==> raven <==
==> flow/design.v (excerpt) <==
module user_proj_mul32 
(
    input wb_clk_i,
    input wb_rst_i,
    input wbs_stb_i,
    input wbs_cyc_i,
    input wbs_we_i,
    input [3:0] wbs_sel_i,
    input [31:0] wbs_dat_i,
    input [31:0] wbs_adr_i,
    output reg wbs_ack_o,
    output reg [31:0] wbs_dat_o,
    output [2:0] irq
);
==> flow/config.mk <==
export PLATFORM = sky130hd
export DESIGN_NAME = user_proj_mul32
export DESIGN_NICKNAME = user_proj_mul32
export VERILOG_FILES = /design/flow/design.v
export SDC_FILE = /design/flow/constraint.sdc
export NUM_CORES = 4
export LEC_CHECK = 0
export CAP_MARGIN = 35
export CELL_PAD_IN_SITES_DETAIL_PLACEMENT = 2
export CELL_PAD_IN_SITES_GLOBAL_PLACEMENT = 1
export CORE_MARGIN = 2
export CORE_UTILIZATION = 26
export CTS_CLUSTER_DIAMETER = 35
export GPL_ROUTABILITY_DRIVEN = 0
export GPL_TIMING_DRIVEN = 1
export MIN_ROUTING_LAYER = met2
export PLACE_DENSITY = 0.45
export SLEW_MARGIN = 20
export TNS_END_PERCENT = 15
==> flow/constraint.sdc <==
create_clock -name core_clock -period 5.66 [get_ports {wb_clk_i}]
set_input_delay 1.1320 -clock core_clock [delete_from_list [all_inputs] [get_ports {wb_clk_i}]]
set_output_delay 1.1320 -clock core_clock [all_outputs]
set_load 0.01 [all_outputs]
run.sh (not shown) runs the stock make flow with config.mk's settings and CLKGATE_MAP_FILE=.
==> amber (differences from raven) <==
==> flow/config.mk (replaced) <==
export PLATFORM = sky130hd
export DESIGN_NAME = user_proj_mul32
export DESIGN_NICKNAME = user_proj_mul32
export VERILOG_FILES = /design/flow/design.v
export SDC_FILE = /design/flow/constraint.sdc
export NUM_CORES = 4
export LEC_CHECK = 0
export CAP_MARGIN = 20
export CORE_MARGIN = 2
export CORE_UTILIZATION = 40
export SLEW_MARGIN = 20
==> flow/constraint.sdc (replaced) <==
create_clock -name core_clock -period 4.5 [get_ports {wb_clk_i}]
set_input_delay 0.9000 -clock core_clock [delete_from_list [all_inputs] [get_ports {wb_clk_i}]]
set_output_delay 0.9000 -clock core_clock [all_outputs]
set_load 0.01 [all_outputs]
==> comparison table <==
item                                                                                       raven                          amber
Sw power                                                                                1.277 mW                       1.006 mW
Number of optimization iterations in the first detailed-route pass                             5                              4
Stage-log warning count                                                                       58                             57
Data required time of the worst path                                                     6.11 ns                        4.91 ns
Vias after detailed routing                                                                9,278                          6,381
RR Endpoint                                                         mul.spm32.genblk1[9].csa.sum  mul.spm32.genblk1[27].csa.sum
Overall die area                                                                     0.04567 mm²                    0.02996 mm²
Number of well taps                                                                          585                            378
Internal power contribution                                                             4.719 mW                       3.979 mW
Number of inserted diodes                                                                      1                              0
Dominant power group                                                                       clock                      registers
Overall track demand over capacity in global routing                                      21.04%                         15.01%
Finished Core Util                                                                        35.20%                         48.60%
Global Route met2 Usage                                                                   23.73%                         23.15%
Sequential power                                                                         1.94 mW                        2.43 mW
Met1 demand-to-capacity share in global routing                                               0%                         22.19%
GRT Max-Usage Layer                                                                         met3                           met2
Status                                                                  timing/DRC/antenna clean       timing/DRC/antenna clean
Slack of the worst reg-to-reg path                                                       3.14 ns                        2.30 ns
Met3 wire length                                                                       13,000 µm                         804 µm
Max FO, Critical Path                                                                         11                             20
DRC violation total after the first TritonRoute iteration                                    462                            476

========
==> v20: inputs <==
==> flow/design.v <==
`default_nettype none
module spm #(parameter size = 32)(
    input wire              clk, 
    input wire              rst,
    input wire              clr,
    input wire              y,
    input wire [size-1:0]   x,
    output wire             p
);
    wire[size-1:1] pp;
    wire[size-1:0] xy;
    genvar i;
    CSADD csa0 (.clk(clk), .rst(rst), .clr(clr), .x(x[0]&y), .y(pp[1]), .sum(p));
    generate 
        for(i=1; i<size-1; i=i+1) begin
            CSADD csa (.clk(clk), .rst(rst), .clr(clr), .x(x[i]&y), .y(pp[i+1]), .sum(pp[i]));
        end 
    endgenerate
    TCMP tcmp (.clk(clk), .rst(rst), .clr(clr), .a(x[size-1]&y), .s(pp[size-1]));
endmodule
module CSADD(
    input wire  clk, 
    input wire  rst,
    input wire  clr,
    input wire  x, 
    input wire  y,
    output reg  sum
);
    reg sc;
    wire hsum1, hco1;
    assign hsum1 = y ^ sc;
    assign hco1 = y & sc;
    wire hsum2, hco2;
    assign hsum2 = x ^ hsum1;
    assign hco2 = x & hsum1;
    always @(posedge clk or posedge rst) begin
        if (rst) begin
            sum <= 1'b0;
            sc <= 1'b0;
        end
        else if (clr) begin
            sum <= 1'b0;
            sc <= 1'b0;
        end
        else begin
            sum <= hsum2;
            sc <= hco1 ^ hco2;
        end
    end
endmodule
module TCMP (
    input wire  clk, 
    input wire  rst,
    input wire  clr,
    input wire  a, 
    output reg  s
);
    reg z;
    always @(posedge clk or posedge rst) begin
        if (rst) begin
            s <= 1'b0;
            z <= 1'b0;
        end
        else if (clr) begin
            s <= 1'b0;
            z <= 1'b0;
        end
        else begin
            z <= a | z;
            s <= a ^ z;
        end
    end
endmodule
`default_nettype none
module mul32 (
    input wire          clk,
    input wire          rst,
    input wire          start,
    input wire  [31:0]  mc,
    input wire  [31:0]  mp,
    output reg  [63:0]  p,
    output wire         done
);
    wire        pw;
    reg [31:0]  Y;
    reg [7:0]   cnt, ncnt;
    reg [1:0]   state, nstate;
    localparam  IDLE=0, RUNNING=1, DONE=2;
    always @(posedge clk or posedge rst)
        if(rst)
            state  <= IDLE;
        else 
            state <= nstate;
    always @*
        case(state)
            IDLE    :   if(start) nstate = RUNNING; else nstate = IDLE;
            RUNNING :   if(cnt == 64) nstate = DONE; else nstate = RUNNING; 
            DONE    :   if(start) nstate = RUNNING; else nstate = DONE;
            default :   nstate = IDLE;
        endcase
    always @(posedge clk)
        cnt <= ncnt;
    always @*
        case(state)
            IDLE    :   ncnt = 0;
            RUNNING :   ncnt = cnt + 1;
            DONE    :   ncnt = 0;
            default :   ncnt = 0;
        endcase
    always @(posedge clk or posedge rst)
        if(rst)
            Y <= 32'b0;
        else if((start == 1'b1)) 
            Y <= mp;
        else if(state==RUNNING) 
            Y <= (Y >> 1);
    always @(posedge clk) 
        if(start)
            p <= 64'b0;
        else if(state==RUNNING)
            p <= {pw, p[63:1]};
    wire y = (state==RUNNING) ? Y[0] : 1'b0;
    spm #(.size(32)) spm32(
        .clk(clk),
        .rst(rst),
        .clr(start),
        .x(mc),
        .y(y),
        .p(pw)
    );
    assign done = (state == DONE);
endmodule
`default_nettype none
module user_proj_mul32 
(
    input wb_clk_i,
    input wb_rst_i,
    input wbs_stb_i,
    input wbs_cyc_i,
    input wbs_we_i,
    input [3:0] wbs_sel_i,
    input [31:0] wbs_dat_i,
    input [31:0] wbs_adr_i,
    output reg wbs_ack_o,
    output reg [31:0] wbs_dat_o,
    output [2:0] irq
);
    reg start;
    wire done;
    wire sys_clk;
    localparam MC_OFF = 8'h00, MP_OFF = 8'h04, P0_OFF = 8'h08, P1_OFF = 8'h0C;
    reg  [31:0]         MP, MC;
    wire [63:0]         P;
    wire                valid           = wbs_stb_i & wbs_cyc_i;
    wire                we              = wbs_we_i && valid;
    wire                re              = ~wbs_we_i && valid;
    wire [3:0]          byte_wr_en      = wbs_sel_i & {4{we}}; 
    wire                we_mp_reg       = we & (wbs_adr_i[7:0] == MP_OFF);
    wire                we_mc_reg       = we & (wbs_adr_i[7:0] == MC_OFF);
    wire                re_mp_reg       = re & (wbs_adr_i[7:0] == MP_OFF);
    wire                re_mc_reg       = re & (wbs_adr_i[7:0] == MC_OFF);
    wire                re_p0_reg       = re & (wbs_adr_i[7:0] == P0_OFF);
    wire                re_p1_reg       = re & (wbs_adr_i[7:0] == P1_OFF);
    assign sys_clk = wb_clk_i;
    always @(posedge sys_clk or posedge wb_rst_i) begin  
        if(wb_rst_i)
            MC <= 32'h0;
        else if(we_mc_reg)  
            MC <= wbs_dat_i;
    end
    always @(posedge sys_clk or posedge wb_rst_i) begin  
        if(wb_rst_i)
            MP <= 32'h0;
        else if(we_mp_reg) 
            MP <= wbs_dat_i;
    end 
    always @(posedge sys_clk or posedge wb_rst_i) begin  
        if(wb_rst_i)
            wbs_ack_o <= 0;
        else
        begin
            if ((we_mc_reg || we_mp_reg || (re_p0_reg && done) || (re_p1_reg && done)))
            begin
                wbs_ack_o <=1;
            end
            else 
                wbs_ack_o <=0; 
        end
    end
    always@(posedge sys_clk or posedge wb_rst_i) begin
        if(wb_rst_i)
            wbs_dat_o <= 32'hDEADBEEF;
        else
        begin
            if (re_p0_reg)
                wbs_dat_o <= P[31:0];
            else if (re_p1_reg)
                 wbs_dat_o <= P[63:32];
            else if (re_mp_reg)
                 wbs_dat_o <= MP;
            else if (re_mc_reg)
                 wbs_dat_o <= MC;
            else
               wbs_dat_o <= 32'hDEADBEEF; 
        end
    end
    always @(posedge sys_clk) 
        start <= (we_mp_reg && wbs_ack_o) ? 1'b1 : 1'b0;
    assign irq = 3'b000;	 
    mul32 mul (
        .clk(wb_clk_i),
        .rst(wb_rst_i),
        .start(start),
        .mc(MC),
        .mp(MP),
        .p(P),
        .done(done)
    );
endmodule
==> flow/run.sh <==
#!/bin/bash
# the make line also repeats each setting of config.mk as NAME=value (left out here)
make -C /OpenROAD-flow-scripts/flow DESIGN_CONFIG=/design/flow/config.mk WORK_HOME=/design/flow/orfs CLKGATE_MAP_FILE= finish
==> flow/config.mk <==
export PLATFORM = sky130hd
export DESIGN_NAME = user_proj_mul32
export DESIGN_NICKNAME = user_proj_mul32
export VERILOG_FILES = /design/flow/design.v
export SDC_FILE = /design/flow/constraint.sdc
export NUM_CORES = 4
export LEC_CHECK = 0
export CAP_MARGIN = 20
export CORE_MARGIN = 2
export CORE_UTILIZATION = 72
export CTS_CLUSTER_SIZE = 29
export HOLD_SLACK_MARGIN = 0.29
export PLACE_DENSITY_LB_ADDON = 0.01
export SETUP_SLACK_MARGIN = 0.71
export SLEW_MARGIN = 20
export TNS_END_PERCENT = 80
==> flow/constraint.sdc <==
create_clock -name core_clock -period 2.52 [get_ports {wb_clk_i}]
set_input_delay 0.5040 -clock core_clock [delete_from_list [all_inputs] [get_ports {wb_clk_i}]]
set_output_delay 0.5040 -clock core_clock [all_outputs]
set_load 0.01 [all_outputs]
==> v21: changes against v20 <==
Settings changed: CORE_ASPECT_RATIO from default to 0.72, CTS_CLUSTER_DIAMETER from default to 28, CTS_CLUSTER_SIZE 29 to 70, HOLD_SLACK_MARGIN 0.29 to 0.13, SETUP_SLACK_MARGIN 0.71 to 0.73.
==> flow/constraint.sdc (replaced) <==
create_clock -name core_clock -period 2.5 [get_ports {wb_clk_i}]
set_input_delay 0.5000 -clock core_clock [delete_from_list [all_inputs] [get_ports {wb_clk_i}]]
set_output_delay 0.5000 -clock core_clock [all_outputs]
set_load 0.01 [all_outputs]
==> qor summary <==
Die boundary width: v21 153 µm; v20 130 µm
Count of warning messages emitted by the tools: v21 61; v20 58
Number of cells traversed by the worst register-to-register path: v21 5; v20 4
Total power after layout: v21 10.9 mW; v20 8.47 mW
Group drawing the most power: v21 the clock network; v20 sequential cells
Die area: v21 16900 µm²; v20 16900 µm²
Status: v21 finished clean; v20 finished clean
Area growth, synth to finish: v21 27.5%; v20 22.0%
Overall track demand over capacity in global routing: v21 0.374; v20 0.339
Post-Route Hold Slack: v21 0.415 ns; v20 0.326 ns
Switching share of power: v21 0.225; v20 0.211
Proportion of power drawn by flip-flops and latches: v21 0.401; v20 0.512
Buffers outside the clock class: v21 129; v20 131
First-pass GRT wire length: v21 48600 µm; v20 43200 µm
Final setup skew: v21 0.0155 ns; v20 0.0100 ns
Worst slew margin relative to its limit: v21 0.374; v20 0.608
Clock network power consumption: v21 6.26 mW; v20 3.86 mW
Met3 layer usage reported by global route: v21 0.0837; v20 0.0599
WL per Instance: v21 29.4 µm; v20 23.4 µm
Number of iterations in the first detailed-routing pass: v21 5; v20 4
Static Leak: v21 6.87 nW; v20 6.47 nW
CP Data Required Time: v21 2.89 ns; v20 2.92 ns

========
==> run a: inputs <==
Starts from the design.v that is shown in full above.
export LEC_CHECK = 0
export ABC_AREA = 1
export CAP_MARGIN = 20
export CORE_MARGIN = 2
export CORE_UTILIZATION = 72
export CTS_CLUSTER_SIZE = 10
export HOLD_SLACK_MARGIN = 0.26
export SLEW_MARGIN = 20
create_clock -name core_clock -period 5.89 [get_ports {wb_clk_i}]
==> run b (differences from run a) <==
- CAP_MARGIN: 20 -> 30
- CORE_ASPECT_RATIO: unset -> 1.32
- CTS_CLUSTER_DIAMETER: unset -> 353
- HOLD_SLACK_MARGIN: 0.26 -> 0.29
- PLACE_DENSITY_LB_ADDON: unset -> 0.2
- SETUP_SLACK_MARGIN: unset -> 0.73
==> flow/constraint.sdc (replaced) <==
create_clock -name core_clock -period 2.5 [get_ports {wb_clk_i}]
set_input_delay 0.5000 -clock core_clock [delete_from_list [all_inputs] [get_ports {wb_clk_i}]]
set_output_delay 0.5000 -clock core_clock [all_outputs]
set_load 0.01 [all_outputs]
==> run c (differences from run a) <==
- ABC_AREA: 1 -> unset
- CTS_CLUSTER_SIZE: 10 -> 70
- HOLD_SLACK_MARGIN: 0.26 -> -0.05
- PLACE_DENSITY_LB_ADDON: unset -> 0.01
- SETUP_SLACK_MARGIN: unset -> 0.71
- TNS_END_PERCENT: unset -> 80
==> flow/constraint.sdc (replaced) <==
create_clock -name core_clock -period 2.52 [get_ports {wb_clk_i}]
set_input_delay 0.5040 -clock core_clock [delete_from_list [all_inputs] [get_ports {wb_clk_i}]]
set_output_delay 0.5040 -clock core_clock [all_outputs]
set_load 0.01 [all_outputs]
==> results <==
Sequential share of layout area: run a > run b > run c. Of run a and run b, run b has the higher total power (gap about 60%, measured against run b). The lowest register-to-register slack belongs to run c, the highest to run a. The lowest combinational power belongs to run a, the highest to run b. Cell area, highest first: run c, run b, run a. Sequential cell count is the same in run a and run c.

========
==> inputs of v31 <==
// user_proj_mul32: RTL as listed in full above, without the edits since
clock: 2.52 ns
lec_check: 0
cap_margin: 20
core_margin: 2
core_utilization: 72
cts_cluster_size: 74
hold_slack_margin: -0.1
place_density_lb_addon: 0.01
setup_slack_margin: 0.71
slew_margin: 20
tns_end_percent: 80
==> inputs of v37, as changes to v31 <==
==> flow/config.mk (replaced) <==
export PLATFORM = sky130hd
export DESIGN_NAME = user_proj_mul32
export DESIGN_NICKNAME = user_proj_mul32
export VERILOG_FILES = /design/flow/design.v
export SDC_FILE = /design/flow/constraint.sdc
export NUM_CORES = 4
export LEC_CHECK = 0
export CAP_MARGIN = 20
export CORE_MARGIN = 2
export CORE_UTILIZATION = 22
export CTS_CLUSTER_DIAMETER = 358
export MIN_ROUTING_LAYER = met2
export PLACE_DENSITY = 0.39
export SLEW_MARGIN = 20
==> flow/constraint.sdc (replaced) <==
create_clock -name core_clock -period 10.0 [get_ports {wb_clk_i}]
set_input_delay 2.0000 -clock core_clock [delete_from_list [all_inputs] [get_ports {wb_clk_i}]]
set_output_delay 2.0000 -clock core_clock [all_outputs]
set_load 0.01 [all_outputs]
==> inputs of v18, as changes to v31 <==
==> flow/config.mk (replaced) <==
export PLATFORM = sky130hd
export DESIGN_NAME = user_proj_mul32
export DESIGN_NICKNAME = user_proj_mul32
export VERILOG_FILES = /design/flow/design.v
export SDC_FILE = /design/flow/constraint.sdc
export NUM_CORES = 4
export LEC_CHECK = 0
export CAP_MARGIN = 20
export CELL_PAD_IN_SITES_GLOBAL_PLACEMENT = 1
export CORE_MARGIN = 2
export CORE_UTILIZATION = 58
export CTS_CLUSTER_DIAMETER = 386
export PLACE_DENSITY = 0.58
export SLEW_MARGIN = 20
==> flow/constraint.sdc (replaced) <==
create_clock -name core_clock -period 2.7 [get_ports {wb_clk_i}]
set_input_delay 0.5400 -clock core_clock [delete_from_list [all_inputs] [get_ports {wb_clk_i}]]
set_output_delay 0.5400 -clock core_clock [all_outputs]
set_load 0.01 [all_outputs]
==> notes.md <==
Physical implementation status

The flow ran to the end and the layout has no timing, DRC or antenna violations. The largest stage delay on the critical path stands at 980 ps. In the detailed route, the total length drawn on met2 is 14,300 um. The share of total power dissipated in combinational logic is 0.028. The initial cell density of the core stands at 0.223. The worst-case max-slew headroom was logged as 0.390. Per the detail_route report, vias per standard cell equal 5.42.

The completed layout was analyzed and its total power is 2260 uW. The placement summary gives the final routability congestion estimate as 0.639. The number of rows in the core area stands at roughly 83. STA reports the tightest min-delay check as being of type reg -> reg. According to the tapcell log, the count of inserted taps is ~680.
The numbers above come from v37.

==> notes.md <==
Physical implementation status

The flow ran to the end and the layout has no timing, DRC or antenna violations. Of the total power, combinational logic draws 0.032. The final layout net count stands at roughly 1,100. Per STA, the highest per-stage delay on the worst path measures a little over 600 ps. The smallest setup slack after layout stands at 521 ps.

The total number of vias stands at 7,660. Detailed routing placed a total of ~15,000 um of wire on met2. The final report gives the standard cell area, fillers excluded, as 14,200 um^2. The completed layout was analyzed and its total power is 8540 uW. The average via count per standard cell stands at 6.31.
The numbers above come from v31.

==> notes.md <==
Physical implementation status

The normalized max-slew margin stands at 0.606. The run finished with no timing, DRC or antenna violations. The average via count per standard cell stands at 5.41. For reference, the placement row count at floorplan is 51.

The tightest min-delay check is of the in -> reg type. The met2 wirelength from detailed routing stands at 10,500 um. The flow inserted 265 tap cells. On the worst path, the slowest cell contributes a delay of 740 ps. The sum of internal, switching and leakage power stands at roughly 8200 uW.
The numbers above come from v18.

No activity file was given, so power comes from the tool's default toggle rates.
